v3:
==> flow/design.v <==
`timescale 1ns / 1ps
module multiplier(    Rs, Rm, result  );
parameter N = 32; 
output wire[N-1:0] result;
input wire[N-1:0] Rs;
input wire[N-1:0] Rm;
assign result = Rm*Rs;
endmodule
`timescale 1ns / 1ps
module reg_sync(in_address_1,in_address_2,in_address_3,
						out_data_1,out_data_2,out_data_3,
						write_address_1, write_address_2,
						write_data_1, write_data_2,
						write_enable_1, write_enable_2,
						read_enable_1, read_enable_2, read_enable_3,
						rst, clk );
parameter N = 32;			  
reg [N-1:0] R [15:0];	 
input [3:0]in_address_1;
input [3:0]in_address_2;
input [3:0]in_address_3;
output reg [N-1:0]out_data_1;
output reg [N-1:0]out_data_2;
output reg [N-1:0]out_data_3;
input [3:0] write_address_1;
input[N-1:0] write_data_1;
input [3:0] write_address_2;
input[N-1:0] write_data_2;
input clk;
input rst;
input write_enable_1;
input write_enable_2;
input read_enable_1;
input read_enable_2;
input read_enable_3;
integer i;
always@(posedge clk) begin
	if (rst) begin
		for (i = 0; i < 16; i = i + 1)
			R[i] <= 0;
		out_data_1 <= 0;
		out_data_2 <= 0;
		out_data_3 <= 0;
	end else begin
		if (read_enable_1 == 1)
		out_data_1 <= R[in_address_1];
		if (read_enable_2 == 1)
		out_data_2 <= R[in_address_2];
		if (read_enable_3 == 1)
		out_data_3 <= R[in_address_3];
		if (write_enable_1 == 1) R[write_address_1] <= write_data_1;
		if (write_enable_2 == 1) R[write_address_2] <= write_data_2;
	end
end
endmodule 
`timescale 1ns / 1ps
module main_sync(clk, rst, ld_we, ld_addr, ld_data, start, a_addr, b_addr, c_addr,
		count, ready, done, result, rd_addr, rd_data);
parameter N = 32;
input clk;
input rst;
input ld_we;
input [3:0] ld_addr;
input [N-1:0] ld_data;
input start;
input [3:0] a_addr;
input [3:0] b_addr;
input [3:0] c_addr;
input [3:0] count;
output ready;
output reg done;
output [N-1:0] result;
input [3:0] rd_addr;
output [N-1:0] rd_data;
localparam IDLE = 2'd0, FIRST = 2'd1, MUL = 2'd2, WB = 2'd3;
reg [1:0] state;
reg [3:0] cnt;
reg [3:0] dst;
reg [N-1:0] reg_C;
wire [N-1:0] reg_A;
wire [N-1:0] reg_B;
wire [N-1:0] product;
wire go = (state == IDLE) && start;
reg_sync register(.in_address_1(a_addr), .in_address_2(b_addr), .in_address_3(rd_addr),
		.out_data_1(reg_A), .out_data_2(reg_B), .out_data_3(rd_data),
		.write_address_1(ld_addr), .write_address_2(dst),
		.write_data_1(ld_data), .write_data_2(reg_C),
		.write_enable_1(ld_we && (state == IDLE) && !start), .write_enable_2(state == WB),
		.read_enable_1(go), .read_enable_2(go), .read_enable_3(1'b1),
		.rst(rst), .clk(clk));
multiplier mult(.Rm(reg_A), .Rs((state == FIRST) ? reg_B : reg_C), .result(product));
assign ready = (state == IDLE);
assign result = reg_C;
always @(posedge clk) begin
	if (rst) begin
		state <= IDLE;
		cnt <= 0;
		dst <= 0;
		reg_C <= 0;
		done <= 0;
	end else begin
		done <= 0;
		case (state)
		IDLE: if (start) begin
			cnt <= count;
			dst <= c_addr;
			state <= FIRST;
		end
		FIRST: begin
			if (cnt == 0) begin
				reg_C <= reg_B;
				state <= WB;
			end else begin
				reg_C <= product;
				cnt <= cnt - 1;
				state <= (cnt == 1) ? WB : MUL;
			end
		end
		MUL: begin
			reg_C <= product;
			cnt <= cnt - 1;
			if (cnt == 1) state <= WB;
		end
		WB: begin
			state <= IDLE;
			done <= 1;
		end
		endcase
	end
end
endmodule
Settings: LEC_CHECK=0, CAP_MARGIN=20, CELL_PAD_IN_SITES_DETAIL_PLACEMENT=0, CORE_MARGIN=2, CORE_UTILIZATION=70, CTS_CLUSTER_DIAMETER=294, CTS_CLUSTER_SIZE=14, PLACE_DENSITY_LB_ADDON=0.09, SETUP_SLACK_MARGIN=1.4, SLEW_MARGIN=35, TNS_END_PERCENT=5; clock period 4.83 ns.
run.sh (not shown) runs the stock make flow with config.mk's settings and CLKGATE_MAP_FILE=.
Final checks on v3, whose flow otherwise completed, came back failing, citing setup timing.
--- input diff v3..v43 ---
- SLEW_MARGIN: 35 -> 20
- TNS_END_PERCENT: 5 -> unset
- CORE_UTILIZATION: 70 -> 40
- PLACE_DENSITY_LB_ADDON: 0.09 -> unset
- CELL_PAD_IN_SITES_DETAIL_PLACEMENT: 0 -> unset
- CTS_CLUSTER_DIAMETER: 294 -> unset
- SETUP_SLACK_MARGIN: 1.4 -> unset
- CTS_CLUSTER_SIZE: 14 -> unset
- the clock period (ns, I/O delays scaled along): 4.83 -> 8.56
Notes after the runs:
Vias: v43 fewer than v3. Number of buffers inserted by hold repair at cts: v43 vs v3 identical. Comparing v3 and v43, share of power burned in the clock network is higher on v43. Changes observed in v43 relative to v3: routed via count divided by cell count now sits lower; non-clock buffer count went down by 52%. Looking at final cycle utilization of the critical path across v3 and v43, the one that comes out lower is v43. Number of optimization iterations in the first detailed-route pass: lower on v3. v43 | status: complete | timing, DRC, antenna: pass. Compared v43 vs v3, and routed wire length is down in v43. The final reports for v43 and v3 show total power lower in the former. Summary of v43 over v3: time the final worst path needs with I/O delays and setup went up 650 ps, clock group power went down about 25%.
Input-level comparison between v34 and v43:
- SETUP_SLACK_MARGIN: unset -> 0.87
- PLACE_DENSITY_LB_ADDON: unset -> 0.26
- CTS_CLUSTER_SIZE: unset -> 14
- CTS_CLUSTER_DIAMETER: unset -> 82
- CORE_UTILIZATION: 40 -> 72
- the clock period (ns, I/O delays scaled along): 8.56 -> 7.3
Findings:
Reported for v34 and v43, largest buffer count on any clock path turned out identical to the last digit.
Comparing v34 against v43, there is no change at all in boundary pin count.
The flow for v34 finished, though final verification flagged setup timing.
Relative to v43, met3 capacity usage during global routing has increased by 11 points in v34.
Going from v43 to v34, pin count of the biggest net entering global routing has decreased, number of cells in the design after placement has decreased.
#### Input delta (v30 over v34)
- a deleted CTS_CLUSTER_SIZE that had been 14
- a change of CORE_UTILIZATION from 72 to 66
- a deleted CTS_CLUSTER_DIAMETER that had been 82
- a change of SETUP_SLACK_MARGIN from 0.87 to 1.87
- a deleted PLACE_DENSITY_LB_ADDON that had been 0.26
- a change of the clock period (ns, I/O delays scaled along) from 7.3 to 7.33
Findings:
[compare] base=v34 new=v30: HPWL after detailed placement rose by about 2.6%; multi-input combinational cell area essentially unchanged. Comparing v30 and v34, the lower power density over the cells was measured on v34. Against v34, v30 comes in 7 higher on non-clock buffer count. To summarise v30: no stage aborted, but the layout did not pass its checks, failing on setup timing. As far as area share of xor/xnor cells in the synthesized design goes, v34 and v30 are indistinguishable; the numbers are identical. v30 against v34: pin count of the biggest net entering global routing shows an increase of 2, critical path depth shrank by 3.8%, clock skew after layout barely changed, area enclosed by the die boundary increased by 9.0% relative to the old numbers. v30 vs. v34: total track usage went down by 4.2 points. Cell area on v30 is up relative to v34.
Power and IR drop assume default switching activity.
